==> flow/design.v <==
module sort_reg #(parameter DATA_WIDTH =8)(
    input logic clk,
    input logic rst,
    input logic clr,
    input logic GT_in,
    input logic [DATA_WIDTH-1:0] data_in,
    input logic [DATA_WIDTH-1:0] prev_data,
    input logic data_rdy,
    output logic [DATA_WIDTH-1:0] data_out,
    output logic GT
);
logic [DATA_WIDTH-1:0] data_out_d;
logic [DATA_WIDTH-1:0] data_out_q;
assign GT = (data_in >data_out_q);
assign data_out = data_out_q;
always_ff@(posedge clk or posedge rst)begin
    if(rst)begin
        data_out_q <= 'b0;
    end else if(clr) begin
        data_out_q <= 'b0;
    end else begin
        data_out_q <= data_out_d;
    end
end
always_comb begin
    if(data_rdy) begin
        if(GT && GT_in)begin
            data_out_d = prev_data;
        end else if(GT && !GT_in) begin
            data_out_d = data_in;
        end else begin
            data_out_d = data_out_q;
        end
    end else begin
        data_out_d = data_out_q;
    end
end
endmodule
module median_calc #(parameter POPSIZE = 100,DATA_WIDTH = 8)(
    input logic clk,
    input logic rst,
    input logic [DATA_WIDTH-1:0] data_in,
    input logic data_rdy,
    output [DATA_WIDTH-1:0] median,
    output data_vld
);
logic [DATA_WIDTH-1:0] data_out_array[POPSIZE:0];
logic GT_array[POPSIZE:0];
logic [$clog2(POPSIZE):0] counter_d;
logic [$clog2(POPSIZE):0] counter_q;
logic [DATA_WIDTH-1:0] median_d;
logic [DATA_WIDTH-1:0] median_q;
logic data_vld_q;
logic data_vld_d;
logic reg_rst;
logic [DATA_WIDTH-1:0] data_in_d;
logic [DATA_WIDTH-1:0] data_in_q;
logic data_rdy_d;
logic data_rdy_q;
logic reg_rst_d;
logic reg_rst_q;
assign reg_rst = reg_rst_q;
assign data_rdy_d = data_rdy;
assign data_in_d = data_in;
assign GT_array[POPSIZE] = 0;
assign data_vld = data_vld_q;
assign median = median_q;
genvar i;
generate
  for (i = 0; i < POPSIZE; i++) begin : instance_gen
    if (i == 0) begin
      sort_reg #(
        .DATA_WIDTH(DATA_WIDTH)
      ) instance_0 (
        .clk(clk),
        .rst(rst),
        .clr(reg_rst),
        .GT_in(1'b0),
        .data_in(data_in),
        .prev_data('b0),
        .data_out(data_out_array[0]),
        .GT(GT_array[0]),
        .data_rdy(data_rdy)
      );
    end else begin
      sort_reg #(
        .DATA_WIDTH(DATA_WIDTH)
      ) instance_i (
        .clk(clk),
        .rst(rst),
        .clr(reg_rst),
        .GT_in(GT_array[i-1]),  
        .data_in(data_in),
        .prev_data(data_out_array[i-1]),  
        .data_out(data_out_array[i]),
        .GT(GT_array[i]),
        .data_rdy(data_rdy)
      );
    end
  end
endgenerate
always_ff@(posedge clk or posedge rst)begin
    if(rst)begin
        counter_q <= 'b0;
        median_q <= 'b0;
        data_vld_q <= 'b0;
        data_in_q <= 'b0;
        data_rdy_q <='b0;
        reg_rst_q <= 'b0;
    end else begin
        data_in_q <=data_in_d;
        data_rdy_q <=data_rdy_d;
        counter_q <= counter_d;
        median_q <= median_d;
        data_vld_q <= data_vld_d;
        reg_rst_q <= reg_rst_d;
    end
end
always_comb begin
    reg_rst_d = 'b0;
        data_vld_d = 'b0;
        counter_d = counter_q;
        median_d = median_q;
        if (counter_q == POPSIZE) begin
            median_d = (POPSIZE % 2 == 0) ? data_out_array[POPSIZE/2 - 1] : data_out_array[POPSIZE/2];
            reg_rst_d = 'b1;
            data_vld_d = 'b1;
            counter_d = 'b0;
        end else if(counter_q == 0) begin
            reg_rst_d ='b0;
        end
        if (data_rdy) begin
            counter_d = counter_q + 1;
        end
    end
endmodule
==> flow/config.mk <==
export PLATFORM = sky130hd
export DESIGN_NAME = median_calc
export DESIGN_NICKNAME = median_calc
export VERILOG_FILES = /design/flow/design.v
export SDC_FILE = /design/flow/constraint.sdc
export NUM_CORES = 4
export LEC_CHECK = 0
export CAP_MARGIN = 20
export CELL_PAD_IN_SITES_DETAIL_PLACEMENT = 0
export CORE_MARGIN = 2
export CORE_UTILIZATION = 72
export CTS_CLUSTER_DIAMETER = 29
export CTS_CLUSTER_SIZE = 21
export GPL_ROUTABILITY_DRIVEN = 1
export GPL_TIMING_DRIVEN = 1
export HOLD_SLACK_MARGIN = 0.29
export MAX_ROUTING_LAYER = met5
export PLACE_DENSITY_LB_ADDON = 0.2
export SETUP_SLACK_MARGIN = 0.63
export SLEW_MARGIN = 20
export TNS_END_PERCENT = 65
==> flow/constraint.sdc <==
create_clock -name core_clock -period 2.2 [get_ports {clk}]
set_input_delay 0.4400 -clock core_clock [delete_from_list [all_inputs] [get_ports {clk}]]
set_output_delay 0.4400 -clock core_clock [all_outputs]
set_load 0.01 [all_outputs]
run.sh (not shown) runs the stock make flow with config.mk's settings and CLKGATE_MAP_FILE=.
The first run ended with an error in global routing (5_1_grt) (DPL-0038).
Then changed:
CORE_UTILIZATION = 66   (was 72)
CTS_CLUSTER_DIAMETER = 382   (was 29)
CTS_CLUSTER_SIZE = default   (was 21)
HOLD_SLACK_MARGIN = default   (was 0.29)
PLACE_DENSITY_LB_ADDON = 0.13   (was 0.2)
SETUP_SLACK_MARGIN = 0.73   (was 0.63)
clock period = 2.59 ns   (was 2.2 ns; I/O delays follow)
- This time the run finished with negative setup slack left
- die area goes up by 8.9%
- area after synthesis does not change
- synthesized cell count is unchanged

---

Starts from the design.v that is shown in full above.
clock: 2.86 ns
lec_check: 0
cap_margin: 20
core_margin: 2
core_utilization: 40
place_density: 0.6
slew_margin: 20
The starting point went through all stages and came out clean.
Rerun with:
- CORE_UTILIZATION: 40 -> 68
- CTS_CLUSTER_SIZE: unset -> 36
- PLACE_DENSITY: 0.6 -> unset
- SETUP_SLACK_MARGIN: unset -> -0.25
- clock period: 2.86 -> 2.59 ns (I/O delays scaled with it)
Result: Final area fell slightly. Routed wire length falls slightly. Power is higher by roughly a tenth. Clock-buffer cell count went down by 6. Synthesized area stays the same. Global-route usage grows by 15 points.
Rerun with:
- CELL_PAD_IN_SITES_DETAIL_PLACEMENT: unset -> 0
- CORE_UTILIZATION: 68 -> 71
- CTS_CLUSTER_DIAMETER: unset -> 73
- CTS_CLUSTER_SIZE: 36 -> unset
- GPL_ROUTABILITY_DRIVEN: unset -> 1
- GPL_TIMING_DRIVEN: unset -> 1
- MAX_ROUTING_LAYER: unset -> met5
- PLACE_DENSITY_LB_ADDON: unset -> 0.13
- SETUP_SLACK_MARGIN: -0.25 -> 0.22
- TNS_END_PERCENT: unset -> 65
The new run finished clean.
Design area shrinks by a few percent.
Critical path depth stays the same.
Via count grows slightly.
Worst setup slack gets worse by 0.055 ns.
Power shrinks by a few percent.
Rerun with:
- CORE_UTILIZATION: 71 -> 68
- CTS_CLUSTER_DIAMETER: 73 -> 382
- CTS_CLUSTER_SIZE: unset -> 21
- PLACE_DENSITY_LB_ADDON: 0.13 -> unset
- SETUP_SLACK_MARGIN: 0.22 -> unset
- clock period: 2.59 -> 1.9 ns (I/O delays scaled with it)
Outcome:
- The changed run finished but failed the layout checks on negative setup slack
- non-clock buffer count rises by 388
- clock skew rises by 0.011 ns
- final area rises by about a fifth
Power and IR drop assume default switching activity.
